File: flow/design.v
module CPU
(
    input  logic CLK,
    input  logic RES,
    output logic        IF_REQ,
    output logic [15:0] IF_ADDR,
    input  logic [ 3:0] IF_CODE,
    input  logic        IF_RDY,
    output logic        DM_REQ,
    output logic        DM_WRITE,
    output logic [14:0] DM_ADDR,
    output logic [ 7:0] DM_WDATA,
    input  logic [ 7:0] DM_RDATA,
    input  logic        DM_RDY,
    output logic        IO_REQ,
    output logic        IO_WRITE,
    output logic [ 1:0] IO_ADDR,
    output logic [ 7:0] IO_WDATA,
    input  logic [ 7:0] IO_RDATA,
    input  logic        IO_RDY
);
logic slot;
assign slot = IF_RDY & DM_RDY & IO_RDY;
logic        if_do;
logic        if_do_dphase;
logic [15:0] if_addr;  
logic [ 3:0] if_code;
logic [ 3:0] if_code_keep;
assign IF_REQ  = if_do & slot;
assign IF_ADDR = if_addr;
always_ff @(posedge CLK, posedge RES)
begin
    if (RES)
        if_do_dphase <= 1'b0;
    else if (IF_REQ & IF_RDY)
        if_do_dphase <= 1'b1;
    else if (IF_RDY)
        if_do_dphase <= 1'b0;
end
always_ff @(posedge CLK, posedge RES)
begin
    if (RES)
        if_code_keep <= 4'hf;
    else if (if_do_dphase & IF_RDY)
        if_code_keep <= IF_CODE;    
end
assign if_code = (if_do_dphase & IF_RDY)? IF_CODE : if_code_keep;
logic        dr_do;
logic        dr_do_dphase;
logic        dw_do;
logic [14:0] dm_addr;
logic [ 7:0] dw_data;
logic [ 7:0] dr_data;
logic [ 7:0] dr_data_keep;
assign DM_REQ   = (dr_do | dw_do) & slot;
assign DM_WRITE = dw_do;
assign DM_ADDR  = dm_addr;
assign DM_WDATA = dw_data;
always_ff @(posedge CLK, posedge RES)
begin
    if (RES)
        dr_do_dphase <= 1'b0;
    else if (DM_REQ & ~DM_WRITE & DM_RDY)
        dr_do_dphase <= 1'b1;
    else if (DM_RDY)
        dr_do_dphase <= 1'b0;
end
always_ff @(posedge CLK, posedge RES)
begin
    if (RES)
        dr_data_keep <= 8'h00;
    else if (dr_do_dphase & DM_RDY)
        dr_data_keep <= DM_RDATA;    
end
assign dr_data = (dr_do_dphase & DM_RDY)? DM_RDATA : dr_data_keep;
logic       ir_do;
logic       iw_do;
logic       ir_do_dphase;
logic [7:0] iw_data;
logic [7:0] ir_data;
logic [7:0] ir_data_keep;
logic [1:0] io_addr;
always_ff @(posedge CLK, posedge RES)
begin
    if (RES)
        ir_do_dphase <= 1'b0;
    else if (IO_REQ & ~IO_WRITE & IO_RDY)
        ir_do_dphase <= 1'b1;
    else if (slot)
        ir_do_dphase <= 1'b0;
end
assign IO_REQ   = (ir_do | iw_do) & slot;
assign IO_WRITE = iw_do;
assign IO_ADDR  = io_addr;
assign IO_WDATA = iw_data;
always_ff @(posedge CLK, posedge RES)
begin
    if (RES)
        ir_data_keep <= 8'h00;
    else if (ir_do_dphase & IO_RDY)
        ir_data_keep <= IO_RDATA;    
end
assign ir_data = (ir_do_dphase & IO_RDY)? IO_RDATA : ir_data_keep;
logic [15:0] pc;   
logic        pc_clr;
logic        pc_inc;
logic        pc_dec;
logic        pc_inc2;
logic        pc_dec2;
always_ff @(posedge CLK, posedge RES)
begin
    if (RES)
        pc <= 16'h0000;
    else if (pc_clr & slot)
        pc <= 16'h0000;
    else if (pc_inc & slot)
        pc <= pc + 16'h0001;
    else if (pc_dec & slot)
        pc <= pc - 16'h0001;
    else if (pc_inc2 & slot)
        pc <= pc + 16'h0002;
    else if (pc_dec2 & slot)
        pc <= pc - 16'h0002;
end
assign if_addr = pc;
logic [14:0] ptr;  
logic        ptr_clr;
logic        ptr_inc;
logic        ptr_dec;
logic        ptr_end;
always_ff @(posedge CLK, posedge RES)
begin
    if (RES)
        ptr <= 15'h0000;
    else if (ptr_clr & slot)
        ptr <= 15'h0000;
    else if (ptr_inc & slot)
        ptr <= ptr + 15'h0001;
    else if (ptr_dec & slot)
        ptr <= ptr - 15'h0001;
end
assign dm_addr = ptr;
assign ptr_end      = (ptr == 15'h001d);
logic [15:0] indent;
logic        indent_clr;
logic        indent_inc;
logic        indent_dec;
logic        indent_zero;
logic        indent_plus;
always_ff @(posedge CLK, posedge RES)
begin
    if (RES)
        indent <= 16'h0000;
    else if (indent_clr & slot)
        indent <= 16'h0000;
    else if (indent_inc & slot)
        indent <= indent + 16'h0001;
    else if (indent_dec & slot)
        indent <= indent - 16'h0001;
end
assign indent_zero = (indent == 16'h0000);
assign indent_plus = ~indent[15] & (|indent[14:0]);
logic [3:0] alufunc;
logic [7:0] aluinx;
logic [7:0] aluout;
logic       aluzero;
logic       aluinx_dr;
logic       aluinx_ir;
assign aluinx = (aluinx_dr)? dr_data
              : (aluinx_ir)? ir_data
              : 8'h00;
always_comb
begin
    case (alufunc)
        4'h0 : aluout = 8'h00;
        4'h1 : aluout = aluinx;
        4'h2  : aluout = aluinx + 8'h01;
        4'h3  : aluout = aluinx - 8'h01;
        default       : aluout = 8'h00;
    endcase
end
assign aluzero = (aluout == 8'h00);
assign dw_data = aluout;
assign iw_data = aluout;
logic [4:0] state;
logic [4:0] state_next;
logic [3:0] seq;
logic       seq_clr;
logic       seq_inc;
always_ff @(posedge CLK, posedge RES)
begin
    if (RES)
        state <= 5'h00;
    else if (slot)
        state <= state_next;
end
always_ff @(posedge CLK, posedge RES)
begin
    if (RES)
        seq <= 4'h0;
    else if (seq_clr & slot)
        seq <= 4'h0;
    else if (seq_inc & slot)
        seq <= seq + 4'h1;
end
always @*
begin
    state_next = 5'h00;
    seq_clr    = 1'b0;
    seq_inc    = 1'b0;
    if_do   = 1'b0;
    pc_clr  = 1'b0;
    pc_inc  = 1'b0;
    pc_dec  = 1'b0;
    pc_inc2 = 1'b0;
    pc_dec2 = 1'b0;
    ptr_clr = 1'b0;
    ptr_inc = 1'b0;
    ptr_dec = 1'b0;
    dr_do = 1'b0;
    dw_do = 1'b0;
    ir_do = 1'b0;
    iw_do = 1'b0;
    io_addr = 2'b00;
    indent_clr = 1'b0;
    indent_inc = 1'b0;
    indent_dec = 1'b0;
    alufunc   = 4'h0;
    aluinx_dr = 1'b0;
    aluinx_ir = 1'b0;
    casez ({state, seq})
        {5'h00, 4'h0} :
        begin
            pc_clr     = 1'b1;
            ptr_clr    = 1'b1;
            indent_clr = 1'b1;
            seq_inc    = 1'b1;
            state_next = 5'h00;
        end
        {5'h00, 4'h1} :
        begin
            if (ptr_end)
            begin
                dw_do   = 1'b1;
                alufunc = 4'h0;
                ptr_inc = 1'b1;
                seq_inc = 1'b1;
                state_next = 5'h00;
            end
            else
            begin
                dw_do   = 1'b1;
                alufunc = 4'h0;
                ptr_inc = 1'b1;
                state_next = 5'h00;
            end
        end
        {5'h00, 4'h2} :
        begin
            dr_do = 1'b1;
            seq_inc = 1'b1;
            state_next = 5'h00;
        end
        {5'h00, 4'h3} :
        begin
            aluinx_dr = 1'b1;
            alufunc   = 4'h1;
            iw_do = 1'b1;
            io_addr = 2'b10;
            ptr_inc = 1'b1;
            seq_inc = 1'b1;
            state_next = 5'h00;
        end
        {5'h00, 4'h4} :
        begin
            dr_do = 1'b1;
            seq_inc = 1'b1;
            state_next = 5'h00;
        end
        {5'h00, 4'h5} :
        begin
            aluinx_dr = 1'b1;
            alufunc   = 4'h1;
            iw_do = 1'b1;
            io_addr = 2'b11;
            ptr_clr = 1'b1;
            if_do  = 1'b1;
            pc_inc = 1'b1;
            seq_clr    = 1'b1;
            state_next = 5'h01;
        end
        {5'h01, 4'h0} :
        begin
            case (if_code)
                4'h0, 4'h1 :  
                begin
                    ptr_inc = ~if_code[0];
                    ptr_dec =  if_code[0];
                    if_do  = 1'b1;
                    pc_inc = 1'b1;
                    seq_clr    = 1'b1;
                    state_next = 5'h01;
                end
                4'h2, 4'h3 :
                begin
                    dr_do = 1'b1;
                    seq_inc    = 1'b1;
                    state_next = {1'b1, if_code};                
                end
                4'h4 :
                begin
                    dr_do = 1'b1;
                    seq_inc = 1'b1;
                    state_next = 5'h14;
                end
                4'h5 :
                begin
                    ir_do = 1'b1;
                    seq_inc = 1'b1;
                    state_next = 5'h15;
                end
                4'h6, 4'h7 :
                begin
                    dr_do = 1'b1;
                    seq_inc = 1'b1;
                    state_next = {1'b1, if_code};
                end
                4'h8 :
                begin
                    seq_clr = 1'b1;
                    state_next = 5'h00;
                end
                4'hf :
                begin
                    if_do  = 1'b1;
                    pc_inc = 1'b1;
                    seq_clr    = 1'b1;
                    state_next = 5'h01;
                end
                default :  
                begin
                    if_do  = 1'b1;
                    pc_inc = 1'b1;
                    seq_clr    = 1'b1;
                    state_next = 5'h01;
                end
            endcase        
        end        
        {5'h12, 4'h1}, {5'h13, 4'h1} :
        begin
            aluinx_dr = 1'b1;
            alufunc   = state[3:0];
            dw_do = 1'b1;
            if_do  = 1'b1;
            pc_inc = 1'b1;
            seq_clr    = 1'b1;
            state_next = 5'h01;
        end
        {5'h14, 4'h1} :
        begin
            aluinx_dr = 1'b1;
            alufunc   = 4'h1;
            iw_do = 1'b1;
            if_do  = 1'b1;
            pc_inc = 1'b1;
            seq_clr    = 1'b1;
            state_next = 5'h01;
        end
        {5'h15, 4'h1} :
        begin
            dr_do = 1'b1;
            seq_inc = 1'b1;
            state_next = 5'h15;
        end
        {5'h15, 4'h2} :
        begin
            aluinx_ir = 1'b1;
            alufunc   = 4'h1;
            dw_do = 1'b1;
            if_do  = 1'b1;
            pc_inc = 1'b1;
            seq_clr    = 1'b1;
            state_next = 5'h01;
        end
        {5'h16, 4'h1} :
        begin
            aluinx_dr = 1'b1;
            alufunc = 4'h1;
            if (~aluzero)
            begin
                if_do  = 1'b1;
                pc_inc = 1'b1;
                seq_clr    = 1'b1;
                state_next = 5'h01;
            end
            else
            begin
                if_do  = 1'b1;
                pc_inc = 1'b1;
                indent_clr = 1'b1;
                seq_inc = 1'b1;
                state_next = 5'h16;
            end
        end
        {5'h16, 4'h2} :
        begin
            if (indent_zero && (if_code == 4'h7))
            begin
                if_do  = 1'b1;
                pc_inc = 1'b1;
                seq_clr    = 1'b1;
                state_next = 5'h01;
            end
            else if (indent_plus && (if_code == 4'h7))
            begin
                indent_dec = 1'b1;
                if_do  = 1'b1;
                pc_inc = 1'b1;
                state_next = 5'h16;
            end
            else if (if_code == 4'h6)
            begin
                indent_inc = 1'b1;
                if_do  = 1'b1;
                pc_inc = 1'b1;
                state_next = 5'h16;
            end
            else
            begin
                if_do  = 1'b1;
                pc_inc = 1'b1;
                state_next = 5'h16;
            end                    
        end        
        {5'h17, 4'h1} :
        begin
            aluinx_dr = 1'b1;
            alufunc = 4'h1;
            if (aluzero)
            begin
                if_do  = 1'b1;
                pc_inc = 1'b1;
                seq_clr    = 1'b1;
                state_next = 5'h01;
            end
            else
            begin
                pc_dec2 = 1'b1;
                indent_clr = 1'b1;
                seq_inc = 1'b1;
                state_next = 5'h17;
            end
        end
        {5'h17, 4'h2} :
        begin
            if_do  = 1'b1;
            pc_dec = 1'b1;
            seq_inc = 1'b1;
            state_next = 5'h17;
        end
        {5'h17, 4'h3} :
        begin
            if (indent_zero && (if_code == 4'h6))
            begin
                pc_inc2 = 1'b1;
                seq_inc = 1'b1;
                state_next = 5'h17;
            end
            else if (indent_plus && (if_code == 4'h6))
            begin
                indent_dec = 1'b1;
                if_do  = 1'b1;
                pc_dec = 1'b1;
                state_next = 5'h17;
            end
            else if (if_code == 4'h7)
            begin
                indent_inc = 1'b1;
                if_do  = 1'b1;
                pc_dec = 1'b1;
                state_next = 5'h17;
            end
            else
            begin
                if_do  = 1'b1;
                pc_dec = 1'b1;
                state_next = 5'h17;
            end                    
        end        
        {5'h17, 4'h4} :
        begin
            if_do  = 1'b1;
            pc_inc = 1'b1;
            seq_clr    = 1'b1;
            state_next = 5'h01;
        end
        default :  
        begin
            seq_clr    = 1'b1;
            state_next = 5'h00;
        end
    endcase
end
endmodule
module CACHE
(
    input  logic CLK,
    input  logic RES,
    input  logic        IF_REQ,
    input  logic [15:0] IF_ADDR,
    output logic [ 3:0] IF_CODE,
    output logic        IF_RDY,
    input  logic        DM_REQ,
    input  logic        DM_WRITE,
    input  logic [14:0] DM_ADDR,
    input  logic [ 7:0] DM_WDATA,
    output logic [ 7:0] DM_RDATA,
    output logic        DM_RDY,
    output logic        BUS_REQ,
    output logic        BUS_WRITE,
    output logic [15:0] BUS_ADDR,
    output logic [ 7:0] BUS_WDATA,
    input  logic [ 7:0] BUS_RDATA,
    input  logic        BUS_RDY
);
logic if_slot;  
logic [10:0] ic_a0;  
logic [10:0] ic_a1;  
logic [10:0] ic_a2;  
logic [10:0] ic_a3;  
logic [31:0] ic_d0;  
logic [31:0] ic_d1;  
logic [31:0] ic_d2;  
logic [31:0] ic_d3;  
logic        ic_v0;  
logic        ic_v1;  
logic        ic_v2;  
logic        ic_v3;  
logic        if_hit;
logic        if_hit_dphase;
logic [ 4:0] if_hit_dphase_addr;  
assign if_hit = IF_REQ & ic_v0 & (IF_ADDR[4:3] == 2'b00) & (ic_a0 == IF_ADDR[15:5])
              | IF_REQ & ic_v1 & (IF_ADDR[4:3] == 2'b01) & (ic_a1 == IF_ADDR[15:5])
              | IF_REQ & ic_v2 & (IF_ADDR[4:3] == 2'b10) & (ic_a2 == IF_ADDR[15:5])
              | IF_REQ & ic_v3 & (IF_ADDR[4:3] == 2'b11) & (ic_a3 == IF_ADDR[15:5]);
always_ff @(posedge CLK, posedge RES)
begin
    if (RES)
    begin
        if_hit_dphase      <= 1'b0;
        if_hit_dphase_addr <= 5'b00_000;
    end
    else if (if_hit & if_slot)
    begin
        if_hit_dphase      <= 1'b1;
        if_hit_dphase_addr <= IF_ADDR[4:0];
    end
    else if (if_slot)
    begin
        if_hit_dphase      <= 1'b0;
        if_hit_dphase_addr <= 5'b00_000;
    end
end    
logic        if_mis_req;
logic [15:0] if_mis_req_addr;  
logic        if_mis_dphase;
logic [15:0] if_mis_dphase_addr;
logic [31:0] if_mis_dphase_rdata;
assign if_mis_req = IF_REQ & ~if_hit;
assign if_mis_req_addr = {1'b0, IF_ADDR[15:1]};
always_ff @(posedge CLK, posedge RES)
begin
    if (RES)
    begin
        if_mis_dphase      <= 1'b0;
        if_mis_dphase_addr <= 16'h0000;
    end
    else if (if_mis_req & if_slot)
    begin
        if_mis_dphase      <= 1'b1;
        if_mis_dphase_addr <= IF_ADDR[15:0];        
    end
    else if (if_slot)
    begin
        if_mis_dphase      <= 1'b0;
        if_mis_dphase_addr <= 16'h0000;
    end
end
always_ff @(posedge CLK, posedge RES)
begin
    if (RES)
    begin
        ic_v0 <= 1'b0;
        ic_v1 <= 1'b0;
        ic_v2 <= 1'b0;
        ic_v3 <= 1'b0;
    end
    else if (if_mis_req & if_slot & (IF_ADDR[4:3] == 2'b00))
        ic_v0 <= 1'b1;
    else if (if_mis_req & if_slot & (IF_ADDR[4:3] == 2'b01))
        ic_v1 <= 1'b1;
    else if (if_mis_req & if_slot & (IF_ADDR[4:3] == 2'b10))
        ic_v2 <= 1'b1;
    else if (if_mis_req & if_slot & (IF_ADDR[4:3] == 2'b11))
        ic_v3 <= 1'b1;
end
always_ff @(posedge CLK, posedge RES)
begin
    if (RES)
    begin
        ic_a0 <= 11'h000;
        ic_a1 <= 11'h000;
        ic_a2 <= 11'h000;
        ic_a3 <= 11'h000;
    end
    else if (if_mis_req & if_slot & (IF_ADDR[4:3] == 2'b00))
        ic_a0 <= IF_ADDR[15:5];
    else if (if_mis_req & if_slot & (IF_ADDR[4:3] == 2'b01))
        ic_a1 <= IF_ADDR[15:5];
    else if (if_mis_req & if_slot & (IF_ADDR[4:3] == 2'b10))
        ic_a2 <= IF_ADDR[15:5];
    else if (if_mis_req & if_slot & (IF_ADDR[4:3] == 2'b11))
        ic_a3 <= IF_ADDR[15:5];
end
always_ff @(posedge CLK, posedge RES)
begin
    if (RES)
    begin
        ic_d0 <= 32'h00000000;
        ic_d1 <= 32'h00000000;
        ic_d2 <= 32'h00000000;
        ic_d3 <= 32'h00000000;
    end
    else if (if_mis_dphase & if_slot & (if_mis_dphase_addr[4:3] == 2'b00))
        ic_d0 <= if_mis_dphase_rdata;
    else if (if_mis_dphase & if_slot & (if_mis_dphase_addr[4:3] == 2'b01))
        ic_d1 <= if_mis_dphase_rdata;
    else if (if_mis_dphase & if_slot & (if_mis_dphase_addr[4:3] == 2'b10))
        ic_d2 <= if_mis_dphase_rdata;
    else if (if_mis_dphase & if_slot & (if_mis_dphase_addr[4:3] == 2'b11))
        ic_d3 <= if_mis_dphase_rdata;
end
logic [3:0] ic_d0_out;
logic [3:0] ic_d1_out;
logic [3:0] ic_d2_out;
logic [3:0] ic_d3_out;
always @*
begin
    case (if_hit_dphase_addr[2:0])
        3'b000  : ic_d0_out = ic_d0[ 3: 0];
        3'b001  : ic_d0_out = ic_d0[ 7: 4];
        3'b010  : ic_d0_out = ic_d0[11: 8];
        3'b011  : ic_d0_out = ic_d0[15:12];
        3'b100  : ic_d0_out = ic_d0[19:16];
        3'b101  : ic_d0_out = ic_d0[23:20];
        3'b110  : ic_d0_out = ic_d0[27:24];
        3'b111  : ic_d0_out = ic_d0[31:28];
        default : ic_d0_out = 4'b1111;  
    endcase
end
always @*
begin
    case (if_hit_dphase_addr[2:0])
        3'b000  : ic_d1_out = ic_d1[ 3: 0];
        3'b001  : ic_d1_out = ic_d1[ 7: 4];
        3'b010  : ic_d1_out = ic_d1[11: 8];
        3'b011  : ic_d1_out = ic_d1[15:12];
        3'b100  : ic_d1_out = ic_d1[19:16];
        3'b101  : ic_d1_out = ic_d1[23:20];
        3'b110  : ic_d1_out = ic_d1[27:24];
        3'b111  : ic_d1_out = ic_d1[31:28];
        default : ic_d1_out = 4'b1111;  
    endcase
end
always @*
begin
    case (if_hit_dphase_addr[2:0])
        3'b000  : ic_d2_out = ic_d2[ 3: 0];
        3'b001  : ic_d2_out = ic_d2[ 7: 4];
        3'b010  : ic_d2_out = ic_d2[11: 8];
        3'b011  : ic_d2_out = ic_d2[15:12];
        3'b100  : ic_d2_out = ic_d2[19:16];
        3'b101  : ic_d2_out = ic_d2[23:20];
        3'b110  : ic_d2_out = ic_d2[27:24];
        3'b111  : ic_d2_out = ic_d2[31:28];
        default : ic_d2_out = 4'b1111;  
    endcase
end
always @*
begin
    case (if_hit_dphase_addr[2:0])
        3'b000  : ic_d3_out = ic_d3[ 3: 0];
        3'b001  : ic_d3_out = ic_d3[ 7: 4];
        3'b010  : ic_d3_out = ic_d3[11: 8];
        3'b011  : ic_d3_out = ic_d3[15:12];
        3'b100  : ic_d3_out = ic_d3[19:16];
        3'b101  : ic_d3_out = ic_d3[23:20];
        3'b110  : ic_d3_out = ic_d3[27:24];
        3'b111  : ic_d3_out = ic_d3[31:28];
        default : ic_d3_out = 4'b1111;  
    endcase
end
always @*
begin
    if (if_hit_dphase & if_slot)
    begin   
        IF_CODE = (if_hit_dphase_addr[4:3] == 2'b00)? ic_d0_out
                : (if_hit_dphase_addr[4:3] == 2'b01)? ic_d1_out
                : (if_hit_dphase_addr[4:3] == 2'b10)? ic_d2_out
                : (if_hit_dphase_addr[4:3] == 2'b11)? ic_d3_out
                : 4'hf;  
    end
    else if (if_mis_dphase & if_slot)
        IF_CODE = (if_mis_dphase_addr[2:0] == 3'b000)? if_mis_dphase_rdata[ 3: 0]
                : (if_mis_dphase_addr[2:0] == 3'b001)? if_mis_dphase_rdata[ 7: 4]
                : (if_mis_dphase_addr[2:0] == 3'b010)? if_mis_dphase_rdata[11: 8]
                : (if_mis_dphase_addr[2:0] == 3'b011)? if_mis_dphase_rdata[15:12]
                : (if_mis_dphase_addr[2:0] == 3'b100)? if_mis_dphase_rdata[19:16]
                : (if_mis_dphase_addr[2:0] == 3'b101)? if_mis_dphase_rdata[23:20]
                : (if_mis_dphase_addr[2:0] == 3'b110)? if_mis_dphase_rdata[27:24]
                : (if_mis_dphase_addr[2:0] == 3'b111)? if_mis_dphase_rdata[31:28]
                : 4'hf;  
    else
        IF_CODE = 4'hf;  
end
assign IF_RDY = if_slot;
logic dm_slot;  
logic [11:0] dc_a0;  
logic [11:0] dc_a1;  
logic [31:0] dc_d0;  
logic [31:0] dc_d1;  
logic        dc_v0;  
logic        dc_v1;  
logic        dm_hit;
logic        dm_hit_dphase;
logic        dm_hit_dphase_write;
logic [ 2:0] dm_hit_dphase_addr;  
logic [ 7:0] dm_hit_dphase_wdata;
logic [31:0] dm_hit_dphase_update_data0;
logic [31:0] dm_hit_dphase_update_data1;
assign dm_hit = DM_REQ & dc_v0 & ~DM_ADDR[2] & (dc_a0 == DM_ADDR[14:3])
              | DM_REQ & dc_v1 &  DM_ADDR[2] & (dc_a1 == DM_ADDR[14:3]);
always_ff @(posedge CLK, posedge RES)
begin
    if (RES)
    begin
        dm_hit_dphase       <= 1'b0;
        dm_hit_dphase_write <= 1'b0;
        dm_hit_dphase_addr  <= 3'b0_00;
        dm_hit_dphase_wdata <= 8'h00;
    end
    else if (dm_hit & dm_slot)
    begin
        dm_hit_dphase       <= 1'b1;
        dm_hit_dphase_write <= DM_WRITE;
        dm_hit_dphase_addr  <= DM_ADDR[2:0];
        dm_hit_dphase_wdata <= DM_WDATA;
    end
    else if (dm_slot)
    begin
        dm_hit_dphase       <= 1'b0;
        dm_hit_dphase_write <= 1'b0;
        dm_hit_dphase_addr  <= 3'b0_00;
        dm_hit_dphase_wdata <= 8'h00;
    end
end
logic        dm_mis_req;
logic        dm_mis_req_write;
logic [15:0] dm_mis_req_addr;
logic        dm_mis_replace;
logic [15:0] dm_mis_replace_addr;
logic        dm_mis_dphase;
logic [14:0] dm_mis_dphase_addr;
logic        dm_mis_dphase_write;
logic [ 7:0] dm_mis_dphase_wdata;
logic [31:0] dm_mis_dphase_rdata;
logic [31:0] dm_mis_dphase_update_data;
logic [31:0] dm_mis_dphase_writeback_data;
assign dm_mis_req       = DM_REQ & ~dm_hit;
assign dm_mis_req_write = DM_WRITE;
assign dm_mis_req_addr  = {1'b1, DM_ADDR};
assign dm_mis_replace   = dm_mis_req & dc_v0 & ~DM_ADDR[2]
                        | dm_mis_req & dc_v1 &  DM_ADDR[2];    
assign dm_mis_replace_addr = (~DM_ADDR[2])? {1'b1, dc_a0, 1'b0, 2'b00}
                           :                {1'b1, dc_a1, 1'b1, 2'b00};   
always_ff @(posedge CLK, posedge RES)
begin
    if (RES)
    begin
        dm_mis_dphase       <= 1'b0;
        dm_mis_dphase_write <= 1'b0;
        dm_mis_dphase_addr  <= 15'h0000;
        dm_mis_dphase_wdata <= 8'h00;
    end
    else if (dm_mis_req & dm_slot)
    begin
        dm_mis_dphase       <= 1'b1;
        dm_mis_dphase_write <= dm_mis_req_write;
        dm_mis_dphase_addr  <= DM_ADDR;
        dm_mis_dphase_wdata <= DM_WDATA;
    end
    else if (dm_slot)
    begin
        dm_mis_dphase       <= 1'b0;
        dm_mis_dphase_write <= 1'b0;
        dm_mis_dphase_addr  <= 15'h0000;
        dm_mis_dphase_wdata <= 8'h00;
    end
end
always_ff @(posedge CLK, posedge RES)
begin
    if (RES)
    begin
        dc_v0 <= 1'b0;
        dc_v1 <= 1'b0;
    end
    else if (dm_mis_req & dm_slot & ~DM_ADDR[2])
        dc_v0 <= 1'b1;
    else if (dm_mis_req & dm_slot &  DM_ADDR[2])
        dc_v1 <= 1'b1;
end
always_ff @(posedge CLK, posedge RES)
begin
    if (RES)
    begin
        dc_a0 <= 12'h000;
        dc_a1 <= 12'h000;
    end
    else if (dm_mis_req & dm_slot & ~DM_ADDR[2])
        dc_a0 <= DM_ADDR[14:3];
    else if (dm_mis_req & dm_slot &  DM_ADDR[2])
        dc_a1 <= DM_ADDR[14:3];
end
always_ff @(posedge CLK, posedge RES)
begin
    if (RES)
    begin
        dc_d0 <= 32'h00000000;
        dc_d1 <= 32'h00000000;
    end
    else if (dm_hit_dphase & dm_hit_dphase_write & dm_slot & ~dm_hit_dphase_addr[2])
        dc_d0 <= dm_hit_dphase_update_data0;
    else if (dm_hit_dphase & dm_hit_dphase_write & dm_slot &  dm_hit_dphase_addr[2])
        dc_d1 <= dm_hit_dphase_update_data1;
    else if (dm_mis_dphase & dm_mis_dphase_write & dm_slot & ~dm_mis_dphase_addr[2])
        dc_d0 <= dm_mis_dphase_update_data;
    else if (dm_mis_dphase & dm_mis_dphase_write & dm_slot &  dm_mis_dphase_addr[2])
        dc_d1 <= dm_mis_dphase_update_data;
    else if (dm_mis_dphase & dm_slot & ~dm_mis_dphase_addr[2])
        dc_d0 <= dm_mis_dphase_rdata;
    else if (dm_mis_dphase & dm_slot &  dm_mis_dphase_addr[2])
        dc_d1 <= dm_mis_dphase_rdata;
end
always @*
begin
    dm_hit_dphase_update_data0 = dc_d0;  
    if (dm_hit_dphase_addr[1:0] == 2'b00) dm_hit_dphase_update_data0[ 7: 0] = dm_hit_dphase_wdata;
    if (dm_hit_dphase_addr[1:0] == 2'b01) dm_hit_dphase_update_data0[15: 8] = dm_hit_dphase_wdata;
    if (dm_hit_dphase_addr[1:0] == 2'b10) dm_hit_dphase_update_data0[23:16] = dm_hit_dphase_wdata;
    if (dm_hit_dphase_addr[1:0] == 2'b11) dm_hit_dphase_update_data0[31:24] = dm_hit_dphase_wdata;
end
always @*
begin
    dm_hit_dphase_update_data1 = dc_d1;  
    if (dm_hit_dphase_addr[1:0] == 2'b00) dm_hit_dphase_update_data1[ 7: 0] = dm_hit_dphase_wdata;
    if (dm_hit_dphase_addr[1:0] == 2'b01) dm_hit_dphase_update_data1[15: 8] = dm_hit_dphase_wdata;
    if (dm_hit_dphase_addr[1:0] == 2'b10) dm_hit_dphase_update_data1[23:16] = dm_hit_dphase_wdata;
    if (dm_hit_dphase_addr[1:0] == 2'b11) dm_hit_dphase_update_data1[31:24] = dm_hit_dphase_wdata;
end
always @*
begin
    dm_mis_dphase_update_data = dm_mis_dphase_rdata;
    if (dm_mis_dphase_addr[1:0] == 2'b00) dm_mis_dphase_update_data[ 7: 0] = dm_mis_dphase_wdata;
    if (dm_mis_dphase_addr[1:0] == 2'b01) dm_mis_dphase_update_data[15: 8] = dm_mis_dphase_wdata;
    if (dm_mis_dphase_addr[1:0] == 2'b10) dm_mis_dphase_update_data[23:16] = dm_mis_dphase_wdata;
    if (dm_mis_dphase_addr[1:0] == 2'b11) dm_mis_dphase_update_data[31:24] = dm_mis_dphase_wdata;
end
always @*
begin
    if (dm_hit_dphase & ~dm_hit_dphase_write & dm_slot)
        DM_RDATA = (dm_hit_dphase_addr[2:0] == 3'b0_00)? dc_d0[ 7: 0]
                 : (dm_hit_dphase_addr[2:0] == 3'b0_01)? dc_d0[15: 8]
                 : (dm_hit_dphase_addr[2:0] == 3'b0_10)? dc_d0[23:16]
                 : (dm_hit_dphase_addr[2:0] == 3'b0_11)? dc_d0[31:24]
                 : (dm_hit_dphase_addr[2:0] == 3'b1_00)? dc_d1[ 7: 0]
                 : (dm_hit_dphase_addr[2:0] == 3'b1_01)? dc_d1[15: 8]
                 : (dm_hit_dphase_addr[2:0] == 3'b1_10)? dc_d1[23:16]
                 : (dm_hit_dphase_addr[2:0] == 3'b1_11)? dc_d1[31:24]
                 : 8'h00;
    else if (dm_mis_dphase & ~dm_mis_dphase_write & dm_slot)
        DM_RDATA = (dm_mis_dphase_addr[1:0] == 2'b00)? dm_mis_dphase_rdata[ 7: 0]
                 : (dm_mis_dphase_addr[1:0] == 2'b01)? dm_mis_dphase_rdata[15: 8]
                 : (dm_mis_dphase_addr[1:0] == 2'b10)? dm_mis_dphase_rdata[23:16]
                 : (dm_mis_dphase_addr[1:0] == 2'b11)? dm_mis_dphase_rdata[31:24]
                 : 8'h00;
    else
        DM_RDATA = 8'h00;
end
assign dm_mis_dphase_writeback_data
    = (dm_mis_req & dm_hit_dphase & ~dm_mis_req_addr[2] & ~dm_hit_dphase_addr[2])? dm_hit_dphase_update_data0
    : (dm_mis_req & dm_hit_dphase &  dm_mis_req_addr[2] &  dm_hit_dphase_addr[2])? dm_hit_dphase_update_data1
    : (dm_mis_req & ~dm_mis_req_addr[2])? dc_d0
    : (dm_mis_req &  dm_mis_req_addr[2])? dc_d1
    : (dm_mis_dphase                   )? dm_mis_dphase_update_data  
    : 32'h00000000;
assign DM_RDY = dm_slot;
logic        bus_req_inst;
logic        bus_req_data;
logic        bus_req_read;
logic        bus_req_wrte;
logic [15:0] bus_req_addr;
logic        bus_req_repl;
logic [15:0] bus_req_repl_addr;
logic [31:0] bus_req_wdata;
logic        bus_rdy;
logic [31:0] bus_rdy_rdata;
logic        if_mis_req_pend;
logic [15:0] if_mis_req_addr_pend;
assign bus_req_inst = (if_mis_req | if_mis_req_pend) & ~dm_mis_req;  
assign bus_req_data = dm_mis_req;
assign bus_req_read = dm_mis_req & ~dm_mis_req_write;
assign bus_req_wrte = dm_mis_req &  dm_mis_req_write;
assign bus_req_repl = dm_mis_replace;
assign bus_req_addr = (dm_mis_req     )? dm_mis_req_addr
                    : (if_mis_req_pend)? if_mis_req_addr_pend
                    : (if_mis_req     )? if_mis_req_addr
                    : 16'h0000;
assign bus_req_repl_addr = dm_mis_replace_addr;
assign bus_req_wdata = dm_mis_dphase_writeback_data;
assign if_mis_dphase_rdata = bus_rdy_rdata;
assign dm_mis_dphase_rdata = bus_rdy_rdata;
logic        bus_inst;
logic        bus_read;
logic        bus_wrte;
logic        bus_repl;
logic [15:0] bus_repl_addr;
logic [15:0] bus_pend_addr;
logic [31:0] bus_pend_wdata;
logic [31:0] bus_pend_rdata;
logic [ 2:0] bus_count;
logic        bus_count_end;
logic        bus_count_0123;
always_ff @(posedge CLK, posedge RES)
begin
    if (RES)
        bus_count <= 3'b000;
    else if (bus_req_inst & BUS_RDY)
        bus_count <= 3'b101;
    else if ((bus_req_read | bus_req_wrte) &  bus_req_repl & BUS_RDY)
        bus_count <= 3'b001;
    else if ((bus_req_read | bus_req_wrte) & ~bus_req_repl & BUS_RDY)
        bus_count <= 3'b101;
    else if (bus_count_end & BUS_RDY)
        bus_count <= bus_count;
    else if ((|bus_count) & BUS_RDY)
        bus_count <= bus_count + 3'b001;
end
assign bus_count_end  = (bus_count == 3'b000);
assign bus_count_0123 = ~bus_count[2];
always_ff @(posedge CLK, posedge RES)
begin
    if (RES)
        bus_inst <= 1'b0; 
    else if (bus_req_inst & BUS_RDY)
        bus_inst <= 1'b1; 
    else if (bus_count_end & BUS_RDY)
        bus_inst <= 1'b0; 
end
always_ff @(posedge CLK, posedge RES)
begin
    if (RES)
        bus_read <= 1'b0; 
    else if (bus_req_read & BUS_RDY)
        bus_read <= 1'b1; 
    else if (bus_count_end & BUS_RDY)
        bus_read <= 1'b0; 
end
always_ff @(posedge CLK, posedge RES)
begin
    if (RES)
        bus_wrte <= 1'b0; 
    else if (bus_req_wrte & BUS_RDY)
        bus_wrte <= 1'b1; 
    else if (bus_count_end & BUS_RDY)
        bus_wrte <= 1'b0; 
end
always_ff @(posedge CLK, posedge RES)
begin
    if (RES)
    begin
        bus_repl      <= 1'b0; 
        bus_repl_addr <= 16'h0000;
    end
    else if ((bus_req_read | bus_req_wrte) & BUS_RDY)
    begin
        bus_repl      <= bus_req_repl; 
        bus_repl_addr <= bus_req_repl_addr;
    end
    else if (bus_count_end & BUS_RDY)
    begin
        bus_repl      <= 1'b0; 
        bus_repl_addr <= 16'h0000;
    end
end
always_ff @(posedge CLK, posedge RES)
begin
    if (RES)
        bus_pend_addr <= 16'h0000;
    else if ((bus_req_inst | bus_req_read | bus_req_wrte) & BUS_RDY)
        bus_pend_addr <= bus_req_addr;
end
always_ff @(posedge CLK, posedge RES)
begin
    if (RES)
        bus_pend_wdata <= 32'h00000000;
    else if ((bus_req_read | bus_req_wrte) & BUS_RDY)
        bus_pend_wdata <= bus_req_wdata;
end
assign BUS_REQ = bus_req_inst | bus_req_read | bus_req_wrte
               | ((bus_inst | bus_read | bus_wrte) & ~bus_count_end);
assign BUS_WRITE = ((bus_req_read | bus_req_wrte) & bus_req_repl)? 1'b1
                 : (bus_req_inst  | bus_inst                    )? 1'b0
                 : ((bus_read | bus_wrte) & bus_count_0123)? 1'b1
                 : 1'b0;
assign BUS_ADDR
    = ((bus_req_read | bus_req_wrte) & ~bus_req_repl)? {bus_req_addr [15:2]    , 2'b00}
    : ((bus_req_read | bus_req_wrte) &  bus_req_repl)? {bus_req_repl_addr[15:2], 2'b00}
    : (bus_req_inst                                 )? {bus_req_addr[15:2]     , 2'b00}
    : ((bus_read | bus_wrte) & bus_count_0123)? {bus_repl_addr[15:2], bus_count[1:0]}
    : ((bus_read | bus_wrte)                 )? {bus_pend_addr[15:2], bus_count[1:0]}
    : (bus_inst                              )? {bus_pend_addr[15:2], bus_count[1:0]}
    : 16'h0000;
always @*
begin
    if (bus_req_read | bus_req_wrte)
    begin
        BUS_WDATA = bus_req_wdata[7:0];
    end
    else if (bus_read | bus_wrte)
    begin
        BUS_WDATA = (bus_count == 3'b001)? bus_pend_wdata[15: 8]
                  : (bus_count == 3'b010)? bus_pend_wdata[23:16]
                  : (bus_count == 3'b011)? bus_pend_wdata[31:24]
                  : 8'h00;
    end
    else
    begin
        BUS_WDATA = 8'h00;
    end
end
always_ff @(posedge CLK, posedge RES)
begin
    if (RES)
        bus_pend_rdata <= 32'h00000000;
    else if (bus_inst & BUS_RDY)
    begin
        if (bus_count == 3'b101)
            bus_pend_rdata[ 7: 0] <= BUS_RDATA;
        else if (bus_count == 3'b110)
            bus_pend_rdata[15: 8] <= BUS_RDATA;
        else if (bus_count == 3'b111)
            bus_pend_rdata[23:16] <= BUS_RDATA;
        else if (bus_count == 3'b000)
            bus_pend_rdata[31:24] <= BUS_RDATA;
    end
    else if ((bus_read | bus_wrte) & BUS_RDY)
    begin
        if (bus_count == 3'b101)
            bus_pend_rdata[ 7: 0] <= BUS_RDATA;
        else if (bus_count == 3'b110)
            bus_pend_rdata[15: 8] <= BUS_RDATA;
        else if (bus_count == 3'b111)
            bus_pend_rdata[23:16] <= BUS_RDATA;
        else if (bus_count == 3'b000)
            bus_pend_rdata[31:24] <= BUS_RDATA;
    end
end
assign bus_rdy = bus_count_end & BUS_RDY;
assign bus_rdy_rdata = {BUS_RDATA, bus_pend_rdata[23:0]};
always_ff @(posedge CLK, posedge RES)
begin
    if (RES)
    begin
        if_mis_req_pend      <= 1'b0;
        if_mis_req_addr_pend <= 16'h0000;
    end
    else if (if_mis_req & dm_mis_req & bus_rdy)
    begin
        if_mis_req_pend      <= if_mis_req;
        if_mis_req_addr_pend <= if_mis_req_addr;
    end
    else if (if_mis_req_pend & ~dm_mis_req & bus_rdy)
    begin
        if_mis_req_pend      <= 1'b0;
        if_mis_req_addr_pend <= 16'h0000;
    end
end
assign if_slot = bus_rdy & ~if_mis_req_pend;
assign dm_slot = bus_rdy | dm_hit_dphase;
endmodule
module bfcpu_core
(
    input  logic CLK,
    input  logic RES_N,
    output logic        BUS_REQ,
    output logic        BUS_WRITE,
    output logic [15:0] BUS_ADDR,
    output logic [ 7:0] BUS_WDATA,
    input  logic [ 7:0] BUS_RDATA,
    input  logic        BUS_RDY,
    output logic        IO_REQ,
    output logic        IO_WRITE,
    output logic [ 1:0] IO_ADDR,
    output logic [ 7:0] IO_WDATA,
    input  logic [ 7:0] IO_RDATA,
    input  logic        IO_RDY
);
logic        if_req;
logic [15:0] if_addr;
logic [ 3:0] if_code;
logic        if_rdy;
logic        dm_req;
logic        dm_write;
logic [14:0] dm_addr;
logic [ 7:0] dm_wdata;
logic [ 7:0] dm_rdata;
logic        dm_rdy;
CPU U_CPU
(
    .CLK (CLK),
    .RES (~RES_N),
    .IF_REQ  (if_req),
    .IF_ADDR (if_addr),
    .IF_CODE (if_code),
    .IF_RDY  (if_rdy),
    .DM_REQ   (dm_req),
    .DM_WRITE (dm_write),
    .DM_ADDR  (dm_addr),
    .DM_WDATA (dm_wdata),
    .DM_RDATA (dm_rdata),
    .DM_RDY   (dm_rdy),
    .IO_REQ   (IO_REQ),
    .IO_WRITE (IO_WRITE),
    .IO_ADDR  (IO_ADDR),
    .IO_WDATA (IO_WDATA),
    .IO_RDATA (IO_RDATA),
    .IO_RDY   (IO_RDY)
);
CACHE U_CACHE
(
    .CLK (CLK),
    .RES (~RES_N),
    .IF_REQ  (if_req),
    .IF_ADDR (if_addr),
    .IF_CODE (if_code),
    .IF_RDY  (if_rdy),
    .DM_REQ   (dm_req),
    .DM_WRITE (dm_write),
    .DM_ADDR  (dm_addr),
    .DM_WDATA (dm_wdata),
    .DM_RDATA (dm_rdata),
    .DM_RDY   (dm_rdy),
    .BUS_REQ   (BUS_REQ),
    .BUS_WRITE (BUS_WRITE),
    .BUS_ADDR  (BUS_ADDR),
    .BUS_WDATA (BUS_WDATA),
    .BUS_RDATA (BUS_RDATA),
    .BUS_RDY   (BUS_RDY)
);
endmodule
File: flow/run.sh
#!/bin/bash
# the make line also repeats each setting of config.mk as NAME=value (left out here)
make -C /OpenROAD-flow-scripts/flow DESIGN_CONFIG=/design/flow/config.mk WORK_HOME=/design/flow/orfs CLKGATE_MAP_FILE= finish
File: flow/config.mk
export PLATFORM = sky130hd
export DESIGN_NAME = bfcpu_core
export DESIGN_NICKNAME = bfcpu_core
export VERILOG_FILES = /design/flow/design.v
export SDC_FILE = /design/flow/constraint.sdc
export NUM_CORES = 4
export LEC_CHECK = 0
export ABC_AREA = 0
export CAP_MARGIN = 20
export CELL_PAD_IN_SITES_GLOBAL_PLACEMENT = 1
export CORE_MARGIN = 4
export CORE_UTILIZATION = 30
export CTS_CLUSTER_DIAMETER = 105
export PLACE_DENSITY = 0.72
export SETUP_SLACK_MARGIN = 0.6
export SLEW_MARGIN = 0
export TNS_END_PERCENT = 100
File: flow/constraint.sdc
create_clock -name core_clock -period 10.7 [get_ports {CLK}]
set_input_delay 2.1400 -clock core_clock [delete_from_list [all_inputs] [get_ports {CLK}]]
set_output_delay 2.1400 -clock core_clock [all_outputs]
set_load 0.01 [all_outputs]
==> results of run 1 <==
cell type report:
cell class	count	area, µm²	share of cell area, %
Antenna cell	3	7.507	0.02267
Tap cell	1276	1597	4.822
Timing Repair Buffer	140	1225	3.700
Multi-Input combinational cell	2107	16110	48.66
Clock inverter	23	306.5	0.9259
Clock buffer	74	1504	4.542
Inverter	97	364.1	1.100
Sequential cell	479	12000	36.23
per-layer routing:
layer / vias to the layer above / part of all wire [%]
met1: 12100 / 45
met3: 167 / 7.9
li1: 10630 / -
met5: - / 0
met2: 938 / 44
met4: 0 / 2.8
through the flow:
| stage | cells | utilization [%] | hold WS [ps] | setup slack, ps | instance area [µm²] |
|---|---|---|---|---|---|
| 5_1_grt | 4196 | 34.08 | 492.6 | 696.3 | 33100 |
| 4_1_cts | 4190 | 33.98 | 469.9 | 661.7 | 33010 |
| 3_3_place_gp | 4092 | 32.11 | 449.9 | 366.0 | 31190 |
| 2_1_floorplan | 2911 | - | 434.3 | 2537 | 29470 |
| 3_5_place_dp | 4093 | 32.11 | 452.0 | 381.4 | 31190 |
| 6_report | 4199 | 34.09 | 465.4 | 926.3 | 33110 |
what timing repair did:
action                     CTS  global route
setup endpoints to repair   13            18
hold endpoints to repair     0             0
resized                      2             7
pin swaps                    0             1
setup buffers                0             4
==> run notes, run 1 <==
run results: status no timing/DRC/antenna violations, worst relative slew slack 23.10%, CP Buf/Inv Count 4, Simple-Gate Area Share 12.94%, initial antenna violation count 3, DR WL/cell 23.30 µm, global routing usage on met2 about 28%, skew final approximately 45 ps, CTS Buf Count 52, worst vdd ir 0.1287 mV, DRC Markers 0, hold endpoint U_CACHE.ic_v0, Avg Cell Area, Syn 10.12 µm², Pwr Total 6409 µW, Final setup viols 0, Top Family by Delay on Critical Path AND-OR/OR-AND gates, static leakage 0.01489 µW, clk pwr 1920 µW, most used cell, CP clkdlybuf4s50_1, async set or reset register ratio after synthesis about 100%, DRT Wirelength 97840 µm, Hold Startpoint U_CACHE.ic_v0, Sink Count 479, worst hold stages 1, Seq/Total Area, Yosys 40.69%, gr busiest metal met2, setup TNS 0 ps, Gate Count Post-Synth 2911, fin crit period 9774 ps, flops & latches, synth 479, CP Cell Sequence clkdlybuf4s50_1 -> mux4_2 -> nand3_1 -> o221ai_1 -> o22ai_2 -> inv_1 -> fa_1 -> a211oi_1 -> o21bai_1 -> a21oi_1 -> xor2_1 -> o221ai_2 -> nor3_1 -> nand4b_2 -> o21ai_4 -> o21a_4 -> buf_4 -> or3_1 -> a41oi_2 -> clkdlybuf4s50_1, R2R depth 21, number of global-route vias before repair 23450, Die W 321.4 µm, internal reg-to-reg setup slack 3150 ps, aoi share 16.40%, Initial Util 30.34%, Cell area leaders dfrtp_1, mux2_2, mux2i_1, Main logic family multiplexers, Worst setup SP type input pin, total tool warning count 34, crit end category output pin, reg2reg end U_CPU.pc[15], sw frac 39.19%, Root Buffer Master clkbuf_16, crit path from BUS_RDATA[0], Critical Path Fanout Max 20, IO buf count 57, first-pass GRT wire length 150200 µm, DR vias/cell 5.678, cells in synth_stat.txt slightly below 3000, Max Slew Vio Count 0, CP max stage delay 600 ps, vias 23840, Internal Power 3897 µW, Commonest cells post-synth dfrtp_1, nand2_1, mux2_2, drt first pass iters 6, core area 97140 µm², Comb group 2100 µW, Required @ worst endpoint around 8600 ps, switching power 2512 µW, First DRT Iteration DRCs 2564, Rows 114, RSZ-0062 raised after global routing no, gr ovfl total 0, Seq pwr share 37.3%, Antenna Nets Post-Route 0, pin count of the biggest net entering global routing 86, syn nets 2993, Ys Warns 2, H-Tree Depth 2, hpwl dp 69140 µm, Nets about 3000, Clock power frac 30.0%, Synth Flop Type dfrtp_1, Slew @ Worst Pin 1145 ps, Pwr Density 193.6 nW/µm², Area Growth Syn to Fin 12.35%, CTS tree yes, slowest stage cell on the critical path clkdlybuf4s50_1, Area leader share 40.33%, Unique masters post-synth 115, chip area 103300 µm², Comb power frac between 30% and 40%, met3 GRT Util under 10%, CP Class input pin to output pin, most common cell in the netlist dfrtp_1, crit share post-route 91.34%, worst hold path class flip-flop to flip-flop, Worst Setup EP BUS_ADDR[2], GRT Total Usage 18.60%, adder share 2.734%, clk ins delay skew pair 650 ps, routing usage on met1 26.77%, Seq power about 2400 µW, synthesis area per yosys 29470 µm², dominant power group registers, CP Depth 20, total of max-cap violations 0, IO Pins 58, WP data arrival 7630 ps, reg2reg start U_CACHE.if_hit_dphase_addr[2], endpoints failing hold 0, mux share 18.92%, Placer Congestion 0.9198, Synth area leader dfrtp_1, cts hold-fix bufs 0, yosys xor share 3.524%, Clock transition at path regs 50 ps, number of enable flip-flop cells 0, Die H 321.4 µm, CTS Buffer Depth 3, fmax 102.3 MHz, Post-Syn Area 29470 µm², number of filler cells placed in the layout between 9000 and 10000
==> run 2, diff against run 1 <==
- ABC_AREA: 0 -> default
- CAP_MARGIN: 20 -> 5
- CELL_PAD_IN_SITES_GLOBAL_PLACEMENT: 1 -> default
- CORE_MARGIN: 4 -> 2
- CORE_UTILIZATION: 30 -> 66
- CTS_CLUSTER_DIAMETER: 105 -> 28
- PLACE_DENSITY: 0.72 -> default
- SETUP_SLACK_MARGIN: 0.6 -> 1.97
- SLEW_MARGIN: 0 -> 20
- TNS_END_PERCENT: 100 -> default
- clock period: 10.7 -> 6.72 ns (I/O delays scaled with it)
==> run notes, run 2 <==
run results: hold endpoint U_CACHE.bus_pend_wdata[15], Root Buffer Master clkbuf_16, layout violations setup timing, clk ins delay skew pair 710 ps, register area 12010 µm², Worst Setup EP BUS_ADDR[11], fmax 143.9 MHz, Top Family by Delay on Critical Path AND-OR/OR-AND gates, Synth Flop Type dfrtp_1, switching power 5474 µW, Seq pwr share 26.1%, Antenna Nets Post-Route 0, synthesis area per yosys 29470 µm², aoi share around 16%, status complete, but fails checks, Nets approximately 3300, Comb group 4740 µW, CP Buf/Inv Count 7, Worst setup SP type flip-flop, mux share 18.92%, CP Cell Sequence buf_12 -> mux4_2 -> mux2i_4 -> buf_4 -> o21ai_1 -> a21o_1 -> ha_4 -> o21ai_0 -> o21ai_1 -> nor2_1 -> a311o_1 -> nor3_4 -> nand4b_4 -> o21ai_4 -> buf_6 -> o211a_4 -> buf_12 -> buf_12 -> buf_16 -> a221o_1 -> buf_2, DRC Markers 0, worst relative slew slack 22.62%, skew final 54.97 ps, final worst slack -229.2 ps, first-pass GRT wire length approximately 170000 µm, IO buf count ~57, Util after Layout 88.05%, flops & latches, synth 479, R2R depth 22, Area Growth Syn to Fin 31.84%, reg2reg start U_CACHE.if_hit_dphase_addr[1], pin count of the biggest net entering global routing 131, hpwl dp 66530 µm, Hold Startpoint U_CACHE.bus_pend_wdata[15], adder share ~2.7%, Slew @ Worst Pin around 1200 ps, CTS tree yes, worst hold path class flip-flop to flip-flop, number of enable flip-flop cells 0, CTS Buffer Depth 3, DRT Wirelength 120800 µm, Placer Congestion 1.007, clk pwr 6090 µW, worst hold stages 2, routed wl met2 about 54000 µm, sw frac between 30% and 40%, Cell area leaders dfrtp_1, mux2_2, mux2i_1, Critical Path Fanout Max 11, Seq power 3830 µW, number of global-route vias before repair 28810, Internal Power just over 9000 µW, most used cell, CP buf_12, core area between 40000 and 50000 µm², number of filler cells placed in the layout 1980, yosys xor share 3.524%, initial antenna violation count 7, Clock transition at path regs 50 ps, chip area 46360 µm², async set or reset register ratio after synthesis ~100%, CP max stage delay 580 ps, DRT met1 WL roughly 40000 µm, Placed Cells 3527, DR WL/cell 30.90 µm, crit path from U_CACHE.dm_hit_dphase_addr[0], endpoints failing hold 0, top sig layer met5, Main logic family multiplexers, cells in synth_stat.txt 2911, Pwr Density 377.3 nW/µm², static leakage between 0.015 and 0.02 µW, syn nets 2993, total tool warning count 51, Post-Syn Area 29470 µm², Simple-Gate Area Share 12.94%, reg2reg end U_CPU.pc[15], H-Tree Depth 3, Final setup viols 16, dominant power group the clock network, Die H 215.3 µm, Sink Count ~480, fin crit period 6949 ps, Commonest cells post-synth dfrtp_1, nand2_1, mux2_2, Non-Filler Instances 3911, GRT Total Usage between 40 and 50%, Max Slew Vio Count 0, total of max-cap violations 0, RSZ-0062 raised after global routing yes, CTS Buf Count 115, Required @ worst endpoint between 5000 and 6000 ps, cts hold-fix bufs 0, crit share post-route 103.4%, First DRT Iteration DRCs 4729, internal reg-to-reg setup slack 530 ps, IO Pins 58, Avg Cell Area, Syn 10.12 µm², Ys Warns 2, slowest stage cell on the critical path mux4_2, CP Class flip-flop to output pin, Met3 Wirelength 14680 µm, MI comb area 17810 µm², Comb power frac 32.3%, Initial Util 66.79%, Seq/Total Area, Yosys slightly above 40%, worst vdd ir 0.3423 mV, crit end category output pin, Clock power frac 41.5%, Rows 77, most common cell in the netlist dfrtp_1, WP data arrival 5610 ps, Area leader share between 40% and 50%, drt first pass iters 9, Unique masters post-synth approximately 120, CP Depth 21, gr ovfl total 0, Synth area leader dfrtp_1, Gate Count Post-Synth 2911, DR vias/cell 7.462, vias between 20000 and 30000, Die W 215.3 µm
run 2: stage by stage:
| stage | TNS [ps] | hold WS, ps | instance area, µm² | total power, µW | worst slack [ps] |
|---|---|---|---|---|---|
| finish | -2063 | 480.6 | 38850 | 14660 | -229.2 |
| global route | -3197 | 497.5 | 38830 | 14950 | -258.3 |
| CTS | 0 | 465.8 | 37580 | 13710 | 6.923 |
| detailed placement | -12500 | 452.1 | 31870 | 7302 | -670.9 |
| global placement | -10620 | 448.9 | 31870 | 7170 | -571.9 |
| floorplan | 0 | 434.3 | 30110 | 6040 | 407.1 |
run 2: final cells by class:
cell class,instances,share of cell area [%]
multi-input cells,2109,45.85
flip-flops and latches,479,30.91
repair buffers,409,9.597
clock buffers,150,8.267
clock inverters,67,2.467
well taps,592,1.906
inverters,97,0.9564
diodes,8,0.05152
run 2: layer usage:
layer | vias to the layer above | track usage [%]
met4 | 4 | 34.94
met1 | 13990 | 56.48
li1 | 11400 | -
met3 | 1026 | 13.04
met5 | - | 0.3125
met2 | 2768 | 74.75
run 2: what timing repair did:
item / CTS / global route
pin swaps: 85 / 109
gates resized: 312 / 203
gates cloned: 5 / 2
buffers inserted: 107 / 45
endpoints found under the setup margin: 217 / 190
==> run 3, diff against run 2 <==
- CAP_MARGIN: 5 -> 20
- CTS_CLUSTER_DIAMETER: 28 -> default
- clock period: 6.72 -> 7.14 ns (I/O delays scaled with it)
==> run notes, run 3 <==
run results: Critical Path Fanout Max 6, Post-Syn Area ~29000 µm², Rows 77, crit path from BUS_RDATA[1], Required @ worst endpoint 5710 ps, Slew @ Worst Pin roughly 1100 ps, syn nets 2993, Seq pwr share around a third, first-pass GRT wire length 155000 µm, aoi share 16.40%, worst relative slew slack 23.36%, Synth Flop Type dfrtp_1, Area leader share 40.33%, IO buf count 57, most common cell in the netlist dfrtp_1, clk pwr 2880 µW, clk ins delay skew pair 640 ps, Die W 215.3 µm, crit end category output pin, First DRT Iteration DRCs 3315, CTS tree yes, fin crit period 6801 ps, CP max stage delay 500 ps, crit share post-route 95.25%, Ys Warns 2, WP data arrival 5370 ps, dominant power group combinational cells, CTS Buffer Depth 3, async set or reset register ratio after synthesis approximately 100%, IO Pins 58, R2R depth 23, sw frac 39.88%, Comb power frac 38.0%, pin count of the biggest net entering global routing 121, Internal Power 6256 µW, switching power just over 4000 µW, yosys xor share 3.524%, Worst setup SP type input pin, number of inserted diodes 0, worst hold stages 1, reg2reg end U_CPU.pc[15], Area Growth Syn to Fin 19.69%, cells in synth_stat.txt 2911, DR WL/cell around 28 µm, Avg Cell Area, Syn around 10 µm², hold endpoint U_CACHE.ic_v0, CP Buf/Inv Count 6, setup TNS 0 ps, synthesis area per yosys 29470 µm², Gate Count Post-Synth between 2000 and 3000, number of enable flip-flop cells 0, GRT Total Usage 43.20%, Top Family by Delay on Critical Path AND-OR/OR-AND gates, slowest stage cell on the critical path mux4_2, vias between 20000 and 30000, drt first pass iters 8, Die H ~220 µm, Util after Layout 79.94%, Initial Util 66.79%, status no timing/DRC/antenna violations, Pwr Density 295.0 nW/µm², static leakage 0.01631 µW, core area 44120 µm², Simple-Gate Area Share 12.94%, Commonest cells post-synth dfrtp_1, nand2_1, mux2_2, flops & latches, synth around 480, mux share 18.92%, total of max-cap violations 0, H-Tree Depth 2, Nets 3163, gr ovfl total 0, final hold slack 479.0 ps, total tool warning count 45, Unique masters post-synth 115, Final setup viols 0, Worst Setup EP BUS_ADDR[6], internal reg-to-reg setup slack 810 ps, Antenna Nets Post-Route 0, Max Slew Vio Count 0, DRC Markers 0, worst hold path class flip-flop to flip-flop, adder share 2.734%, hpwl dp about 66000 µm, RSZ-0062 raised after global routing yes, CP Depth 20, Comb group between 3000 and 4000 µW, Hold Startpoint U_CACHE.ic_v0, Non-Filler Instances ~3700, skew final roughly 24 ps, worst vdd ir 0.3116 mV, Synth area leader dfrtp_1, number of global-route vias before repair 26350, chip area 46360 µm², Placer Congestion roughly 1, cts hold-fix bufs 0, Placed Cells approximately 3500, reg2reg start U_CACHE.if_hit_dphase_addr[0], Cell area leaders dfrtp_1, mux2_2, mux2i_1, Pwr Total 10410 µW, Main logic family multiplexers, fmax 147.0 MHz, Clock power frac 27.7%, DRT Wirelength 102100 µm, Sink Count 479, endpoints failing hold 0, Clock transition at path regs roughly 60 ps, Seq power 3560 µW, CP Cell Sequence buf_8 -> mux4_2 -> a221o_1 -> o2bb2ai_4 -> fa_2 -> buf_6 -> a21oi_2 -> nor2_1 -> nor3_1 -> nor2_1 -> a311o_1 -> nor3_4 -> nand4b_4 -> o21ai_4 -> buf_6 -> o211a_4 -> buf_12 -> buf_16 -> a221o_1 -> buf_2, DR vias/cell 7.115, Root Buffer Master clkbuf_16, Seq/Total Area, Yosys 40.69%, CTS Buf Count 52, CP Class input pin to output pin, initial antenna violation count 0
## run 3: what timing repair did
action,CTS,global route
buffers inserted,74,45
endpoints found under the setup margin,187,144
pin swaps,73,108
gates cloned,2,2
gates resized,287,131
## run 3: routing by layer
metal | track usage [%] | wire [µm] | up-vias | part of all wire, %
met4 | 24.16 | 6672 | 0 | 6.5
met3 | 9.469 | 10340 | 483 | 10
li1 | - | - | 11050 | -
met2 | 68.66 | 47290 | 1770 | 46
met1 | 55.12 | 37810 | 13120 | 37
met5 | 0 | 0 | - | 0
## run 3: per-stage QoR
step / area (µm²) / setup slack (ps)
floorplan: 29890 / 658.7
global placement: 31400 / -439.8
detailed placement: 31400 / -573.0
finish: 35270 / 339.3
global route: 35270 / 217.3
CTS: 34260 / 402.2
## run 3: cell type report
cell class              count  area (µm²)
clock inverters            21       275.3
inverters                  97       375.4
repair buffers            342        3019
clock buffers              73        1530
well taps                 592       740.7
fillers                  2715        8852
multi-input cells        2109       17320
flip-flops and latches    479       12010
==> run 4, diff against run 3 <==
- CAP_MARGIN: 20 -> 0
- CORE_ASPECT_RATIO: default -> 0.99
- CORE_UTILIZATION: 66 -> 72
- CTS_CLUSTER_DIAMETER: default -> 397
- CTS_CLUSTER_SIZE: default -> 15
- GPL_ROUTABILITY_DRIVEN: default -> 1
- HOLD_SLACK_MARGIN: default -> -0.09
- MIN_ROUTING_LAYER: default -> met1
- PLACE_DENSITY_LB_ADDON: default -> 0.03
- SETUP_SLACK_MARGIN: 1.97 -> 1.95
- SLEW_MARGIN: 20 -> 40
- clock period: 7.14 -> 8.24 ns (I/O delays scaled with it)
==> run notes, run 4 <==
run results: status no timing/DRC/antenna violations, pin count of the biggest net entering global routing ~170, crit share post-route 88.52%, Slew @ Worst Pin 928.6 ps, flops & latches, synth 479, core area 40280 µm², yosys xor share 3.524%, fmax 137.1 MHz, Util after Layout 81.56%, aoi share ~16%, R2R depth 22, Rows 73, crit path from BUS_RDY, Max Slew Vio Count 0, vias 26030, worst hold path class flip-flop to flip-flop, gr ovfl total 0, Required @ worst endpoint 6590 ps, Main logic family multiplexers, total of max-cap violations 0, syn nets ~3000, number of enable flip-flop cells 0, Die H 205.3 µm, DR WL/cell 28.45 µm, Worst Setup EP BUS_ADDR[2], IO Pins 58, Placer Congestion 1.021, Pwr Total slightly below 8000 µW, First DRT Iteration DRCs 3790, cells in synth_stat.txt 2911, reg2reg start U_CACHE.if_hit_dphase_addr[1], Unique masters post-synth 115, CP Depth 23, Pwr Density 241.3 nW/µm², Comb power frac a little under two fifths, chip area 42560 µm², Clock transition at path regs 70 ps, hpwl dp 63730 µm, RSZ-0062 raised after global routing yes, CTS Buf Count 37, mux share 18.92%, CP Class input pin to output pin, Final setup viols 0, setup TNS 0 ps, clk ins delay skew pair 610 ps, Seq power approximately 3200 µW, most common cell in the netlist dfrtp_1, Critical Path Fanout Max 8, worst hold stages 1, sw frac 41.74%, Area Growth Syn to Fin 11.48%, Initial Util roughly 73%, dominant power group registers, switching power approximately 3300 µW, worst vdd ir around 0.22 mV, Gate Count Post-Synth a little under 3000, Die W 207.3 µm, DRT Wirelength 99510 µm, Nets between 3000 and 4000, WP data arrival 5650 ps, Sink Count between 400 and 500, clk pwr 1760 µW, static leakage between 0.015 and 0.02 µW, skew final 33.15 ps, GRT Total Usage 44.26%, adder share under 10%, Cell area leaders dfrtp_1, mux2_2, mux2i_1, async set or reset register ratio after synthesis 100.0%, Root Buffer Master clkbuf_16, initial antenna violation count 4, CP Cell Sequence buf_8 -> and3b_2 -> buf_4 -> o21ai_4 -> buf_6 -> buf_4 -> a22oi_2 -> o31ai_4 -> a21oi_2 -> inv_2 -> ha_4 -> nor2b_1 -> o21ai_1 -> o211ai_1 -> a31oi_1 -> xnor3_1 -> o22ai_4 -> o21ai_4 -> o21a_4 -> buf_4 -> or3_1 -> a41oi_2 -> buf_2, Area leader share 40.33%, CTS tree yes, Comb group 3020 µW, drt first pass iters 19, Internal Power between 4000 and 5000 µW, Synth Flop Type dfrtp_1, fin crit period 7294 ps, DR vias/cell 7.443, Antenna Nets Post-Route 0, cts hold-fix bufs 0, total tool warning count 43, number of global-route vias before repair 25260, Hold Startpoint U_CACHE.ic_v0, Ys Warns 2, CP max stage delay 320 ps, synthesis area per yosys 29470 µm², H-Tree Depth 2, CP Buf/Inv Count 7, Seq pwr share 39.7%, endpoints failing hold 0, Clock power frac 22.2%, IO buf count 57, Commonest cells post-synth dfrtp_1, nand2_1, mux2_2, most used cell, CP buf_4, Simple-Gate Area Share 12.94%, worst relative slew slack 37.96%, Seq/Total Area, Yosys 40.69%, Worst setup SP type input pin, slowest stage cell on the critical path or3_1, CTS Buffer Depth 3, first-pass GRT wire length 146400 µm, Post-Syn Area 29470 µm², crit end category output pin, DRC Markers 0, Synth area leader dfrtp_1, Avg Cell Area, Syn 10.12 µm², internal reg-to-reg setup slack 1630 ps, hold endpoint U_CACHE.ic_v0, reg2reg end U_CPU.pc[15], Top Family by Delay on Critical Path AND-OR/OR-AND gates
-- run 4: timing repair --
| item | CTS | global route |
|---|---|---|
| gates resized | 173 | 100 |
| pin swaps | 49 | 50 |
| endpoints found under the setup margin | 42 | 40 |
| setup buffers | 58 | 28 |
| cloned | 4 | 0 |
-- run 4: cell type report --
class,count,area (µm²)
multi-input combinational,2107,16750
clock buffer,51,999.7
timing repair buffer,234,2052
clock inverter,1,16.27
inverter,97,364.1
fill,2363,7427
antenna,3,7.507
tap,525,656.9
sequential,479,12010
-- run 4: per-stage QoR --
stage          std cells  instance area (µm²)  hold WS [ps]  worst slack (ps)
2_1_floorplan       2911                29620         434.3              1319
3_3_place_gp        3349                30450         448.6             172.5
3_5_place_dp        3349                30500         455.0             118.0
4_1_cts             3463                32320         475.0              1072
5_1_grt             3494                32850         502.6             892.0
6_report            3497                32850         474.9             946.2
-- run 4: per-layer routing --
| metal | vias up | track usage, % | share of wire, % |
|---|---|---|---|
| met5 | - | 0 | 0.023 |
| met4 | 4 | 27.02 | 8.1 |
| met3 | 593 | 10.12 | 12 |
| met2 | 2087 | 69.48 | 44 |
| met1 | 12560 | 56.43 | 36 |
| li1 | 10780 | - | - |
Power and IR drop assume default switching activity.
